==> inputs of nickel <==
==> flow/design.v <==
`timescale 1ns / 1ps
module awstm(
        pps,
        tevt,
        evt,
        rst_n,
        clk
    );
    input pps;
    input [31:0] tevt;
    output [31:0] evt;
    input rst_n;
    input clk;
    reg r_pps, r_awspps;
    reg [26:0] r_tcyc;       
    reg [26:0] r_td;         
    reg [30:0] r_awstm;      
    reg [30:0] r_tmev_next;  
    reg [31:0] r_set_tmev;  
    reg [10:0] r_tcor;       
    reg [10:0] r_tcor_max;   
    reg r_pps_lock;          
    wire evt_pps;            
    parameter [26:0] p_cyc_per_sec  = 27'd9_999;   
    parameter [26:0] p_pps_to       = 27'd14_999;  
    parameter [30:0] p_awstm_max    = 31'd99_999;   
    assign evt = r_set_tmev;
    assign evt_pps = pps & ~r_pps;
    wire [26:0] td_abs;
    wire [25:0] tmp1_td_abs;
    wire [25:0] tmp2_td_abs;
    wire [10:0] tmp_tcor_max;
    assign td_abs = (r_td[26] ? (~r_td + 17'd1): r_td);
    genvar i;
    assign tmp1_td_abs[25] = td_abs[25];  
    generate 
        for(i = 24; i >= 0; i=i-1) begin :g_tmp1_td_abs
            assign tmp1_td_abs[i] = td_abs[i+1] | td_abs[i];  
        end 
    endgenerate
    assign tmp2_td_abs[25] = tmp1_td_abs[25];
    generate
        for(i = 24; i >= 0; i=i-1) begin: g_tmp2_td_abs
            assign tmp2_td_abs[i] = tmp1_td_abs[i+1] ^ tmp1_td_abs[i];
        end
    endgenerate
    assign tmp_tcor_max[2:0] = 3'b000;
    generate 
        for(i = 0; i < 7; i=i+1) begin: g_tmp_tcor_max
            assign tmp_tcor_max[i+3] = tmp2_td_abs[25-i]; 
        end
    endgenerate
    assign tmp_tcor_max[10] = (tmp1_td_abs[20] & !tmp2_td_abs[20] ? 1'b0 : 1'b1); 
    always @(posedge clk or negedge rst_n) begin
        if(rst_n == 1'b0) begin
            r_pps <= 1'b0;
            r_awspps <= 1'b0;
            r_pps_lock <= 1'b0;
            r_tcyc <= 27'd0;
            r_td <= 27'd0;
            r_tcor <= 11'd0;
            r_tcor_max <= 11'd1024;
            r_awstm <= 31'd0;
            r_tmev_next <= 31'd0;
            r_set_tmev <= 32'd0;
        end else begin
            r_pps <= pps;
            r_tcyc <= r_tcyc + 1;
            r_tcor_max <= tmp_tcor_max;
            if(r_tcor >= r_tcor_max) begin
                r_tcor <= 10'd0;
            end else begin
                r_tcor <= r_tcor + 1;
            end
            if(r_tcyc == p_cyc_per_sec) begin
                r_awspps <= 1'b1;
            end else begin
                r_awspps <= 1'b0;
            end
            if(evt_pps) begin
                r_pps_lock <= 1'b1;
                r_tcyc <= 27'd0;
                r_td <= r_td + p_cyc_per_sec + ~r_tcyc + 27'd1;
            end else begin
                if(r_tcyc == p_pps_to) begin  
                    r_pps_lock <= 1'b0;
                    r_tcyc <= (p_pps_to - p_cyc_per_sec);     
                end                
            end
            if(r_awstm >= p_awstm_max) begin
                r_awstm <= 31'd0;
            end else begin
                if(r_tcor == r_tcor_max) begin
                    if(r_td[26]) begin  
                        r_awstm <= r_awstm;
                        r_td <= r_td + 27'd1;
                    end else begin  
                        r_awstm <= r_awstm + 31'd2;
                        r_td <= r_td - 27'd1;
                    end
                end else begin
                    r_awstm <= r_awstm + 31'd1;
                end
            end
            if(r_tmev_next == r_awstm || (r_tmev_next + 31'd1) == r_awstm) begin
                r_set_tmev <= {r_pps_lock, r_awstm};
                r_tmev_next <= r_tmev_next + tevt;
            end
            if(r_tmev_next > p_awstm_max) begin
                r_tmev_next <= r_tmev_next + ~p_awstm_max + 31'd1;
            end             
        end
    end
endmodule
==> flow/run.sh <==
#!/bin/bash
# the make line also repeats each setting of config.mk as NAME=value (left out here)
make -C /OpenROAD-flow-scripts/flow DESIGN_CONFIG=/design/flow/config.mk WORK_HOME=/design/flow/orfs CLKGATE_MAP_FILE= finish
==> flow/config.mk <==
export PLATFORM = sky130hd
export DESIGN_NAME = awstm
export DESIGN_NICKNAME = awstm
export VERILOG_FILES = /design/flow/design.v
export SDC_FILE = /design/flow/constraint.sdc
export NUM_CORES = 4
export LEC_CHECK = 0
export ABC_AREA = 0
export CAP_MARGIN = 20
export CELL_PAD_IN_SITES_DETAIL_PLACEMENT = 2
export CELL_PAD_IN_SITES_GLOBAL_PLACEMENT = 0
export CORE_ASPECT_RATIO = 1.42
export CORE_MARGIN = 9
export CORE_UTILIZATION = 42
export CTS_CLUSTER_SIZE = 11
export GPL_ROUTABILITY_DRIVEN = 0
export GPL_TIMING_DRIVEN = 0
export MIN_ROUTING_LAYER = met1
export PLACE_DENSITY_LB_ADDON = 0.22
export SETUP_SLACK_MARGIN = 0.56
export SLEW_MARGIN = 10
export TNS_END_PERCENT = 85
==> flow/constraint.sdc <==
create_clock -name core_clock -period 2.52 [get_ports {clk}]
set_input_delay 0.5040 -clock core_clock [delete_from_list [all_inputs] [get_ports {clk}]]
set_output_delay 0.5040 -clock core_clock [all_outputs]
set_load 0.01 [all_outputs]
==> ember (differences from nickel) <==
ABC_AREA = default   (was 0)
CELL_PAD_IN_SITES_DETAIL_PLACEMENT = default   (was 2)
CELL_PAD_IN_SITES_GLOBAL_PLACEMENT = default   (was 0)
CORE_ASPECT_RATIO = default   (was 1.42)
CORE_MARGIN = 2   (was 9)
CORE_UTILIZATION = 65   (was 42)
CTS_CLUSTER_SIZE = 37   (was 11)
GPL_ROUTABILITY_DRIVEN = default   (was 0)
GPL_TIMING_DRIVEN = default   (was 0)
MIN_ROUTING_LAYER = default   (was met1)
PLACE_DENSITY_LB_ADDON = default   (was 0.22)
SETUP_SLACK_MARGIN = default   (was 0.56)
SLEW_MARGIN = 20   (was 10)
TNS_END_PERCENT = default   (was 85)
==> flow/constraint.sdc (replaced) <==
create_clock -name core_clock -period 5.37 [get_ports {clk}]
set_input_delay 1.0740 -clock core_clock [delete_from_list [all_inputs] [get_ports {clk}]]
set_output_delay 1.0740 -clock core_clock [all_outputs]
set_load 0.01 [all_outputs]
==> amber (differences from nickel) <==
ABC_AREA = default   (was 0)
CELL_PAD_IN_SITES_DETAIL_PLACEMENT = default   (was 2)
CELL_PAD_IN_SITES_GLOBAL_PLACEMENT = default   (was 0)
CORE_ASPECT_RATIO = default   (was 1.42)
CORE_MARGIN = 2   (was 9)
CORE_UTILIZATION = 27   (was 42)
CTS_CLUSTER_SIZE = default   (was 11)
GPL_ROUTABILITY_DRIVEN = default   (was 0)
GPL_TIMING_DRIVEN = default   (was 0)
MIN_ROUTING_LAYER = default   (was met1)
PLACE_DENSITY = 0.6   (was default)
PLACE_DENSITY_LB_ADDON = default   (was 0.22)
SETUP_SLACK_MARGIN = default   (was 0.56)
SLEW_MARGIN = 20   (was 10)
TNS_END_PERCENT = default   (was 85)
==> flow/constraint.sdc (replaced) <==
create_clock -name core_clock -period 4.27 [get_ports {clk}]
set_input_delay 0.8540 -clock core_clock [delete_from_list [all_inputs] [get_ports {clk}]]
set_output_delay 0.8540 -clock core_clock [all_outputs]
set_load 0.01 [all_outputs]
==> impl_metrics.env <==
# source this file to load flow results
export IMPL_p_clk_mw=1.23
export IMPL_dp_cells=1877
export IMPL_outcome="finished clean"
export IMPL_wl_um=33400
export IMPL_placed_area_mm2=0.0145
export IMPL_die_area_mm2=0.0223
export IMPL_die_w_um=149
export IMPL_core_area_mm2=0.0209
export IMPL_dpl_worst_slack_ns=0.954
export IMPL_ys_types=80
export IMPL_row_count=53
export IMPL_reg2reg_slack_ns=1.42
export IMPL_hpwl_um=25200
export IMPL_regArea_mm2=0.00423
The numbers above come from ember.

==> impl_metrics.env <==
# flow metrics
export IMPL_outcome="stopped before the end"
export IMPL_haltStage="clock tree synthesis (4_1_cts)"
export IMPL_error="[ERROR DPL-0033] detailed placement checks failed during check placement."
export IMPL_ys_types=80
export IMPL_placed_area_mm2=0.0155
export IMPL_hpwl_um=46300
export IMPL_core_area_mm2=0.0321
export IMPL_die_w_um=170
The numbers above come from nickel.

==> impl_metrics.env <==
# source this file to load flow results
export IMPL_wl_um=36200
export IMPL_dp_cells=2298
export IMPL_row_count=82
export IMPL_die_area_mm2=0.0526
export IMPL_outcome="finished clean"
export IMPL_placed_area_mm2=0.0152
export IMPL_ys_types=80
export IMPL_dpl_worst_slack_ns=0.178
export IMPL_regArea_mm2=0.00423
export IMPL_hpwl_um=27800
export IMPL_p_clk_mw=1.67
export IMPL_die_w_um=229
The numbers above come from amber.

